==> cedar <==
## awstm
module awstm(
        pps,
        tevt,
        evt,
        rst_n,
        clk
    );
Settings: LEC_CHECK=0, ABC_AREA=1, CAP_MARGIN=20, CORE_MARGIN=2, CORE_UTILIZATION=72, CTS_CLUSTER_DIAMETER=235, CTS_CLUSTER_SIZE=85, PLACE_DENSITY_LB_ADDON=0.2, SLEW_MARGIN=20; clock period 5.86 ns.
run.sh (not shown) runs the stock make flow with config.mk's settings and CLKGATE_MAP_FILE=.
==> amber (differences from cedar) <==
--- a/flow/config.mk
+++ b/flow/config.mk
@@ -10,6 +10,5 @@
 export CORE_MARGIN = 2
-export CORE_UTILIZATION = 72
-export CTS_CLUSTER_DIAMETER = 235
-export CTS_CLUSTER_SIZE = 85
-export PLACE_DENSITY_LB_ADDON = 0.2
+export CORE_UTILIZATION = 70
+export CTS_CLUSTER_DIAMETER = 229
+export HOLD_SLACK_MARGIN = -0.1
 export SLEW_MARGIN = 20
==> flow/constraint.sdc (replaced) <==
create_clock -name core_clock -period 2.75 [get_ports {clk}]
set_input_delay 0.5500 -clock core_clock [delete_from_list [all_inputs] [get_ports {clk}]]
set_output_delay 0.5500 -clock core_clock [all_outputs]
set_load 0.01 [all_outputs]
==> fjord (differences from cedar) <==
--- a/flow/config.mk
+++ b/flow/config.mk
@@ -10,6 +10,5 @@
 export CORE_MARGIN = 2
-export CORE_UTILIZATION = 72
-export CTS_CLUSTER_DIAMETER = 235
-export CTS_CLUSTER_SIZE = 85
-export PLACE_DENSITY_LB_ADDON = 0.2
+export CORE_UTILIZATION = 70
+export CTS_CLUSTER_SIZE = 72
+export HOLD_SLACK_MARGIN = -0.1
 export SLEW_MARGIN = 20
==> flow/constraint.sdc (replaced) <==
create_clock -name core_clock -period 2.86 [get_ports {clk}]
set_input_delay 0.5720 -clock core_clock [delete_from_list [all_inputs] [get_ports {clk}]]
set_output_delay 0.5720 -clock core_clock [all_outputs]
set_load 0.01 [all_outputs]
==> notes <==
Combinational power, highest first: amber, fjord, cedar.
Of fjord and amber, amber has the higher global-route usage (gap 0.82 points).
Between cedar and amber, the lower clock power is in cedar (gap about 55%, measured against amber).
Total power: amber > fjord > cedar.
First-iteration DRC count: amber is larger than fjord (9.5%).
Worst hold slack: fjord is higher than amber (0.097 ns).
Of amber and fjord, amber has the higher utilization (gap 1.3 points).
In sequential cell count, fjord and amber do not differ.
==> figures <==
metric                                                                                                       fjord                    amber                        cedar
Result of the run                                                                          complete, no violations  complete, no violations      complete, no violations
Met2 Resource Use GR                                                                                         0.707                    0.738                        0.729
Power in the clock group                                                                                   2.45 mW                  2.40 mW                      1.09 mW
Routed length on met3                                                                                      2920 µm                  3180 µm                      3110 µm
Post-CTS clock slew at the launch and capture registers of the worst setup and hold paths                  0.08 ns                  0.08 ns                      0.07 ns
Post-place setup slack                                                                                   -0.280 ns                -0.380 ns                      1.42 ns
Share of the core filled with cells                                                                          0.800                    0.813                        0.799
Sw frac                                                                                                      0.489                    0.490                        0.497
Data required time at the worst endpoint                                                                   3.23 ns                  3.13 ns                      6.24 ns
OpenROAD warning count                                                                                          30                       30                           28
Crit path capture                                                                                r_td[3]$_DFF_PN0_       r_td[25]$_DFF_PN0_  r_tmev_next[30]$_DFFE_PN0P_
Reg-to-reg slack, setup                                                                                    0.15 ns                  0.07 ns                      2.08 ns
Worst reg2reg endpoint                                                                           r_td[3]$_DFF_PN0_       r_td[25]$_DFF_PN0_   r_set_tmev[31]$_DFFE_PN0P_
Layout-to-synthesis area ratio                                                                              1.127x                   1.145x                       1.088x
Power spent charging and discharging nets                                                                  6.59 mW                  6.93 mW                      3.19 mW
Number of tap instances                                                                                        280                      280                          275
Delay of the slowest cell on the worst path                                                                0.49 ns                  0.40 ns                      0.55 ns
Crit. path cell count                                                                                           14                       18                           15


==> inputs of job 5264 <==
==> flow/design.v <==
`timescale 1ns / 1ps
module awstm(
        pps,
        tevt,
        evt,
        rst_n,
        clk
    );
    input pps;
    input [31:0] tevt;
    output [31:0] evt;
    input rst_n;
    input clk;
    reg r_pps, r_awspps;
    reg [26:0] r_tcyc;       
    reg [26:0] r_td;         
    reg [30:0] r_awstm;      
    reg [30:0] r_tmev_next;  
    reg [31:0] r_set_tmev;  
    reg [10:0] r_tcor;       
    reg [10:0] r_tcor_max;   
    reg r_pps_lock;          
    wire evt_pps;            
    parameter [26:0] p_cyc_per_sec  = 27'd9_999;   
    parameter [26:0] p_pps_to       = 27'd14_999;  
    parameter [30:0] p_awstm_max    = 31'd99_999;   
    assign evt = r_set_tmev;
    assign evt_pps = pps & ~r_pps;
    wire [26:0] td_abs;
    wire [25:0] tmp1_td_abs;
    wire [25:0] tmp2_td_abs;
    wire [10:0] tmp_tcor_max;
    assign td_abs = (r_td[26] ? (~r_td + 17'd1): r_td);
    genvar i;
    assign tmp1_td_abs[25] = td_abs[25];  
    generate 
        for(i = 24; i >= 0; i=i-1) begin :g_tmp1_td_abs
            assign tmp1_td_abs[i] = td_abs[i+1] | td_abs[i];  
        end 
    endgenerate
    assign tmp2_td_abs[25] = tmp1_td_abs[25];
    generate
        for(i = 24; i >= 0; i=i-1) begin: g_tmp2_td_abs
            assign tmp2_td_abs[i] = tmp1_td_abs[i+1] ^ tmp1_td_abs[i];
        end
    endgenerate
    assign tmp_tcor_max[2:0] = 3'b000;
    generate 
        for(i = 0; i < 7; i=i+1) begin: g_tmp_tcor_max
            assign tmp_tcor_max[i+3] = tmp2_td_abs[25-i]; 
        end
    endgenerate
    assign tmp_tcor_max[10] = (tmp1_td_abs[20] & !tmp2_td_abs[20] ? 1'b0 : 1'b1); 
    always @(posedge clk or negedge rst_n) begin
        if(rst_n == 1'b0) begin
            r_pps <= 1'b0;
            r_awspps <= 1'b0;
            r_pps_lock <= 1'b0;
            r_tcyc <= 27'd0;
            r_td <= 27'd0;
            r_tcor <= 11'd0;
            r_tcor_max <= 11'd1024;
            r_awstm <= 31'd0;
            r_tmev_next <= 31'd0;
            r_set_tmev <= 32'd0;
        end else begin
            r_pps <= pps;
            r_tcyc <= r_tcyc + 1;
            r_tcor_max <= tmp_tcor_max;
            if(r_tcor >= r_tcor_max) begin
                r_tcor <= 10'd0;
            end else begin
                r_tcor <= r_tcor + 1;
            end
            if(r_tcyc == p_cyc_per_sec) begin
                r_awspps <= 1'b1;
            end else begin
                r_awspps <= 1'b0;
            end
            if(evt_pps) begin
                r_pps_lock <= 1'b1;
                r_tcyc <= 27'd0;
                r_td <= r_td + p_cyc_per_sec + ~r_tcyc + 27'd1;
            end else begin
                if(r_tcyc == p_pps_to) begin  
                    r_pps_lock <= 1'b0;
                    r_tcyc <= (p_pps_to - p_cyc_per_sec);     
                end                
            end
            if(r_awstm >= p_awstm_max) begin
                r_awstm <= 31'd0;
            end else begin
                if(r_tcor == r_tcor_max) begin
                    if(r_td[26]) begin  
                        r_awstm <= r_awstm;
                        r_td <= r_td + 27'd1;
                    end else begin  
                        r_awstm <= r_awstm + 31'd2;
                        r_td <= r_td - 27'd1;
                    end
                end else begin
                    r_awstm <= r_awstm + 31'd1;
                end
            end
            if(r_tmev_next == r_awstm || (r_tmev_next + 31'd1) == r_awstm) begin
                r_set_tmev <= {r_pps_lock, r_awstm};
                r_tmev_next <= r_tmev_next + tevt;
            end
            if(r_tmev_next > p_awstm_max) begin
                r_tmev_next <= r_tmev_next + ~p_awstm_max + 31'd1;
            end             
        end
    end
endmodule
==> flow/run.sh <==
#!/bin/bash
# the make line also repeats each setting of config.mk as NAME=value (left out here)
make -C /OpenROAD-flow-scripts/flow DESIGN_CONFIG=/design/flow/config.mk WORK_HOME=/design/flow/orfs CLKGATE_MAP_FILE= finish
==> flow/config.mk <==
export PLATFORM = sky130hd
export DESIGN_NAME = awstm
export DESIGN_NICKNAME = awstm
export VERILOG_FILES = /design/flow/design.v
export SDC_FILE = /design/flow/constraint.sdc
export NUM_CORES = 4
export LEC_CHECK = 0
export ABC_AREA = 1
export CAP_MARGIN = 20
export CORE_MARGIN = 2
export CORE_UTILIZATION = 72
export CTS_CLUSTER_DIAMETER = 30
export CTS_CLUSTER_SIZE = 16
export PLACE_DENSITY = 0.6
export SETUP_SLACK_MARGIN = -0.16
export SLEW_MARGIN = 20
==> flow/constraint.sdc <==
create_clock -name core_clock -period 2.37 [get_ports {clk}]
set_input_delay 0.4740 -clock core_clock [delete_from_list [all_inputs] [get_ports {clk}]]
set_output_delay 0.4740 -clock core_clock [all_outputs]
set_load 0.01 [all_outputs]
==> job 2090: changes against job 5264 <==
CAP_MARGIN = 0   (was 20)
CORE_ASPECT_RATIO = 0.69   (was unset)
CTS_CLUSTER_DIAMETER = unset   (was 30)
CTS_CLUSTER_SIZE = 11   (was 16)
PLACE_DENSITY = 0.37   (was 0.6)
SETUP_SLACK_MARGIN = unset   (was -0.16)
TNS_END_PERCENT = 5   (was unset)
==> flow/constraint.sdc (replaced) <==
create_clock -name core_clock -period 2.62 [get_ports {clk}]
set_input_delay 0.5240 -clock core_clock [delete_from_list [all_inputs] [get_ports {clk}]]
set_output_delay 0.5240 -clock core_clock [all_outputs]
set_load 0.01 [all_outputs]
==> job 2728: changes against job 5264 <==
ABC_AREA = unset   (was 1)
CORE_UTILIZATION = 40   (was 72)
CTS_CLUSTER_DIAMETER = unset   (was 30)
CTS_CLUSTER_SIZE = unset   (was 16)
SETUP_SLACK_MARGIN = unset   (was -0.16)
==> flow/constraint.sdc (replaced) <==
create_clock -name core_clock -period 6.0 [get_ports {clk}]
set_input_delay 1.2000 -clock core_clock [delete_from_list [all_inputs] [get_ports {clk}]]
set_output_delay 1.2000 -clock core_clock [all_outputs]
set_load 0.01 [all_outputs]
==> results <==
metric	job 2090	job 2728	job 5264
Setup Fix Bufs, Post-CTS	0	0	5
Sequential standard cell area	4260 sq um	4230 sq um	-
Status	complete, but fails checks	no timing/DRC/antenna violations	did not finish
Failing step	-	-	global routing
Layout check failures	negative setup slack	-	-
Most prevalent standard cell on the critical path	nand2_1	nor3_1	-
Number of pins with negative max-slew slack in the final report	0	0	-
Worst-Skew Late Latency	460 ps	440 ps	-
Seq power	3.45 mW	1.88 mW	-
DR iter-0 viols	2942	756	-
Number of standard cells in the layout, taps in and fillers out	2858	2083	-
Comb power frac	0.628	0.601	-
Multi-input combinational cell area	10100 sq um	8930 sq um	-
Category of the most critical setup path	in -> reg	in -> reg	-
Vias	18200	11700	-
DRC violation count after routing	0	0	-
Multi-input gates	1846	1281	-
Worst-case vdd ir drop	0.810 mV	0.197 mV	-
Crit Reg-Reg Endpoint	r_tmev_next[22]	r_td[25]	-
Topmost layer with routed signal wires	met4	met4	-
Number of distinct library cells after synthesis	45	80	45
Power figures rest on the tool's default switching activity, not on a simulated workload.
